==> inputs of garnet <==
## main
module main(clk, rst, ena, state_0, cells);
parameter N = 16;  
parameter M = N + 2;  
input wire clk;
input wire rst;
input wire ena;
input wire [N*N-1:0] state_0;
output logic [N*N-1:0] cells;
wire [M*M-1:0] bordered_cells_q;  
wire [M*M-1:0] bordered_cells_d;
logic [M*M-1:0] bordered_cells_0;  
function int cell_index(int i, int j);
  cell_index = M*j + i;
endfunction
generate
  genvar i;
  genvar j;
  for (i = 0; i < M; i = i + 1) begin : cells_x
    for (j = 0; j < M; j = j + 1) begin : cells_y
      if ( (i > 0) && (i < (M-1)) && (j > 0) && (j < (M-1)) ) begin
        assign bordered_cells_0[cell_index(i, j)] = state_0[N*(j-1) + (i-1)];
        conway_cell CELL(
          .clk(clk), .rst(rst), .ena(ena),
          .neighbors({
            bordered_cells_q[cell_index(i-1, j-1)],
            bordered_cells_q[cell_index(i-1, j  )],
            bordered_cells_q[cell_index(i-1, j+1)],
            bordered_cells_q[cell_index(i  , j+1)],
            bordered_cells_q[cell_index(i+1, j+1)],
            bordered_cells_q[cell_index(i+1, j  )],
            bordered_cells_q[cell_index(i+1, j-1)],
            bordered_cells_q[cell_index(i  , j-1)]
          }),
          .state_0(bordered_cells_0[cell_index(i, j)]),
          .state_d(bordered_cells_d[cell_index(i, j)]),
          .state_q(bordered_cells_q[cell_index(i, j)])
        );
      end else begin  
        assign bordered_cells_0[cell_index(i,j)] = 1'b0;
        assign bordered_cells_q[cell_index(i,j)] = bordered_cells_0[cell_index(i,j)];
        assign bordered_cells_d[cell_index(i,j)] = 0;
      end
    end
  end
  for (i = 0; i < N; i = i + 1) begin : unborder
    always_comb begin
        cells[N*(i+1)-1:N*i] = bordered_cells_q[M*(i+2)-2:M*(i+1)+1];
    end
  end
endgenerate
endmodule
export LEC_CHECK = 0
export ABC_AREA = 0
export CAP_MARGIN = 20
export CELL_PAD_IN_SITES_DETAIL_PLACEMENT = 1
export CELL_PAD_IN_SITES_GLOBAL_PLACEMENT = 0
export CORE_MARGIN = 9
export CORE_UTILIZATION = 72
export CTS_CLUSTER_SIZE = 70
export MIN_ROUTING_LAYER = met2
export PLACE_DENSITY = 0.51
export SETUP_SLACK_MARGIN = 0.71
export SLEW_MARGIN = 20
create_clock -name core_clock -period 4.45 [get_ports {clk}]
run.sh (not shown) runs the stock make flow with config.mk's settings and CLKGATE_MAP_FILE=.
==> inputs of pepper, as changes to garnet <==
Settings changed: ABC_AREA 0 to unset, CELL_PAD_IN_SITES_DETAIL_PLACEMENT 1 to unset, CELL_PAD_IN_SITES_GLOBAL_PLACEMENT 0 to unset, CORE_MARGIN 9 to 2, CTS_CLUSTER_DIAMETER set to 400, CTS_CLUSTER_SIZE 70 to 100, MIN_ROUTING_LAYER met2 to unset, PLACE_DENSITY 0.51 to 0.6, SETUP_SLACK_MARGIN 0.71 to unset.
==> flow/constraint.sdc (replaced) <==
create_clock -name core_clock -period 2.28 [get_ports {clk}]
set_input_delay 0.4560 -clock core_clock [delete_from_list [all_inputs] [get_ports {clk}]]
set_output_delay 0.4560 -clock core_clock [all_outputs]
set_load 0.01 [all_outputs]
==> inputs of quartz, as changes to garnet <==
Settings changed: ABC_AREA 0 to unset, CELL_PAD_IN_SITES_DETAIL_PLACEMENT 1 to unset, CELL_PAD_IN_SITES_GLOBAL_PLACEMENT 0 to unset, CORE_MARGIN 9 to 2, CORE_UTILIZATION 72 to 45, CTS_CLUSTER_SIZE 70 to unset, MIN_ROUTING_LAYER met2 to unset, PLACE_DENSITY 0.51 to 0.6, SETUP_SLACK_MARGIN 0.71 to unset.
==> flow/constraint.sdc (replaced) <==
create_clock -name core_clock -period 3.66 [get_ports {clk}]
set_input_delay 0.7320 -clock core_clock [delete_from_list [all_inputs] [get_ports {clk}]]
set_output_delay 0.7320 -clock core_clock [all_outputs]
set_load 0.01 [all_outputs]
==> comparison <==
garnet never finished: it broke off in detailed placement (3_5_place_dp) (DPL-0033). pepper never finished: it broke off in global routing (5_1_grt) on GRT-0232. quartz finished clean. Between garnet and quartz, the lower die area is in garnet (gap 30%, measured against quartz). Area after synthesis is the same in quartz and pepper. In synthesized cell count, garnet and quartz do not differ.

==> inputs of run D <==
==> flow/design.v <==
`timescale 1ns/1ps
`default_nettype none
module adder_1(a, b, c_in, sum, c_out);
input wire a, b, c_in;
output logic sum, c_out;
logic sum0;
logic sum1;
logic carry0;
logic carry1;
always_comb begin
  sum0 = a ^ b;
  sum = sum0 ^ c_in;
  carry0 = a & b;
  carry1 = sum0 & c_in;
  c_out = carry1 | carry0; 
end
endmodule
`timescale 1ns/1ps
`default_nettype none
module eight_input_adder(neighbors, sum);
input  wire [7:0] neighbors;
output logic [3:0] sum;
logic s1, c1, s2, c2, s3, c3, c4, s4, c5, c6;
adder_1 FA1 (.a(neighbors[0]), .b(neighbors[1]), .c_in(neighbors[2]), .sum(s1), .c_out(c1));
adder_1 FA2 (.a(neighbors[3]), .b(neighbors[4]), .c_in(neighbors[5]), .sum(s2), .c_out(c2));
adder_1 FA3 (.a(s1), .b(s2), .c_in(neighbors[6]), .sum(s3), .c_out(c3));
adder_1 HA1 (.a(s3), .b(neighbors[7]), .c_in(1'b0), .sum(sum[0]), .c_out(c4));
adder_1 FA4 (.a(c1), .b(c2), .c_in(c3), .sum(s4), .c_out(c5));
adder_1 HA2 (.a(s4), .b(c4), .c_in(1'b0), .sum(sum[1]), .c_out(c6));
adder_1 HA3 (.a(c5), .b(c6), .c_in(1'b0), .sum(sum[2]), .c_out(sum[3]));
endmodule
module equality_comparator(a, b, out);
input wire [3:0] a;
input wire [3:0] b;
output logic out;
logic [3:0] xor_out;
always_comb begin
    xor_out = a ^ b;
    out = ~xor_out[0] & ~xor_out[1] & ~xor_out[2] & ~xor_out[3];
end
endmodule
`default_nettype none
`timescale 1ns/1ps
module conway_cell(clk, rst, ena, state_0, state_d, state_q, neighbors);
input wire clk;
input wire rst;
input wire ena;
input wire state_0;
output logic state_d;
output logic state_q;
input wire [7:0] neighbors;
logic [3:0] sum;
eight_input_adder eight_input_adder_inst (.neighbors(neighbors), .sum(sum));
logic three_neighbors;
logic two_neighbors;
logic two_or_three_neighbors;
equality_comparator two_neighbors_comparator (.a(sum), .b(4'b0010), .out(two_neighbors));
equality_comparator three_neighbors_comparator (.a(sum), .b(4'b0011), .out(three_neighbors));
always_comb begin
	two_or_three_neighbors = three_neighbors | two_neighbors;
	state_d = (~ state_q & three_neighbors) | (state_q & two_or_three_neighbors);
end
always_ff @(posedge clk) begin : delay
	state_q <= rst ? state_0 : (ena ? state_d : state_q);
end 
endmodule
`default_nettype none  
module main(clk, rst, ena, state_0, cells);
parameter N = 16;  
parameter M = N + 2;  
input wire clk;
input wire rst;
input wire ena;
input wire [N*N-1:0] state_0;
output logic [N*N-1:0] cells;
wire [M*M-1:0] bordered_cells_q;  
wire [M*M-1:0] bordered_cells_d;
logic [M*M-1:0] bordered_cells_0;  
function int cell_index(int i, int j);
  cell_index = M*j + i;
endfunction
generate
  genvar i;
  genvar j;
  for (i = 0; i < M; i = i + 1) begin : cells_x
    for (j = 0; j < M; j = j + 1) begin : cells_y
      if ( (i > 0) && (i < (M-1)) && (j > 0) && (j < (M-1)) ) begin
        assign bordered_cells_0[cell_index(i, j)] = state_0[N*(j-1) + (i-1)];
        conway_cell CELL(
          .clk(clk), .rst(rst), .ena(ena),
          .neighbors({
            bordered_cells_q[cell_index(i-1, j-1)],
            bordered_cells_q[cell_index(i-1, j  )],
            bordered_cells_q[cell_index(i-1, j+1)],
            bordered_cells_q[cell_index(i  , j+1)],
            bordered_cells_q[cell_index(i+1, j+1)],
            bordered_cells_q[cell_index(i+1, j  )],
            bordered_cells_q[cell_index(i+1, j-1)],
            bordered_cells_q[cell_index(i  , j-1)]
          }),
          .state_0(bordered_cells_0[cell_index(i, j)]),
          .state_d(bordered_cells_d[cell_index(i, j)]),
          .state_q(bordered_cells_q[cell_index(i, j)])
        );
      end else begin  
        assign bordered_cells_0[cell_index(i,j)] = 1'b0;
        assign bordered_cells_q[cell_index(i,j)] = bordered_cells_0[cell_index(i,j)];
        assign bordered_cells_d[cell_index(i,j)] = 0;
      end
    end
  end
  for (i = 0; i < N; i = i + 1) begin : unborder
    always_comb begin
        cells[N*(i+1)-1:N*i] = bordered_cells_q[M*(i+2)-2:M*(i+1)+1];
    end
  end
endgenerate
endmodule
`default_nettype wire  
==> flow/run.sh <==
#!/bin/bash
# the make line also repeats each setting of config.mk as NAME=value (left out here)
make -C /OpenROAD-flow-scripts/flow DESIGN_CONFIG=/design/flow/config.mk WORK_HOME=/design/flow/orfs CLKGATE_MAP_FILE= finish
==> flow/config.mk <==
export PLATFORM = sky130hd
export DESIGN_NAME = main
export DESIGN_NICKNAME = main
export VERILOG_FILES = /design/flow/design.v
export SDC_FILE = /design/flow/constraint.sdc
export NUM_CORES = 4
export LEC_CHECK = 0
export CAP_MARGIN = 30
export CORE_MARGIN = 2
export CORE_UTILIZATION = 68
export CTS_CLUSTER_DIAMETER = 28
export CTS_CLUSTER_SIZE = 34
export MAX_ROUTING_LAYER = met4
export MIN_ROUTING_LAYER = met1
export SLEW_MARGIN = 20
==> flow/constraint.sdc <==
create_clock -name core_clock -period 3.24 [get_ports {clk}]
set_input_delay 0.6480 -clock core_clock [delete_from_list [all_inputs] [get_ports {clk}]]
set_output_delay 0.6480 -clock core_clock [all_outputs]
set_load 0.01 [all_outputs]
==> run P: changes against run D <==
CAP_MARGIN = 20   (was 30)
CORE_UTILIZATION = 70   (was 68)
CTS_CLUSTER_DIAMETER = default   (was 28)
CTS_CLUSTER_SIZE = 37   (was 34)
MIN_ROUTING_LAYER = default   (was met1)
SETUP_SLACK_MARGIN = -0.21   (was default)
==> flow/constraint.sdc (replaced) <==
create_clock -name core_clock -period 3.29 [get_ports {clk}]
set_input_delay 0.6580 -clock core_clock [delete_from_list [all_inputs] [get_ports {clk}]]
set_output_delay 0.6580 -clock core_clock [all_outputs]
set_load 0.01 [all_outputs]
==> summary of the runs <==
- Run D stopped in global routing. Run P produced a layout that fails on setup timing.
- Of run P and run D, run D has the higher die size (gap about 2.8%, measured against run D).
- Synthesized cell count is the same in run P and run D.
- Area after synthesis is the same in run D and run P.
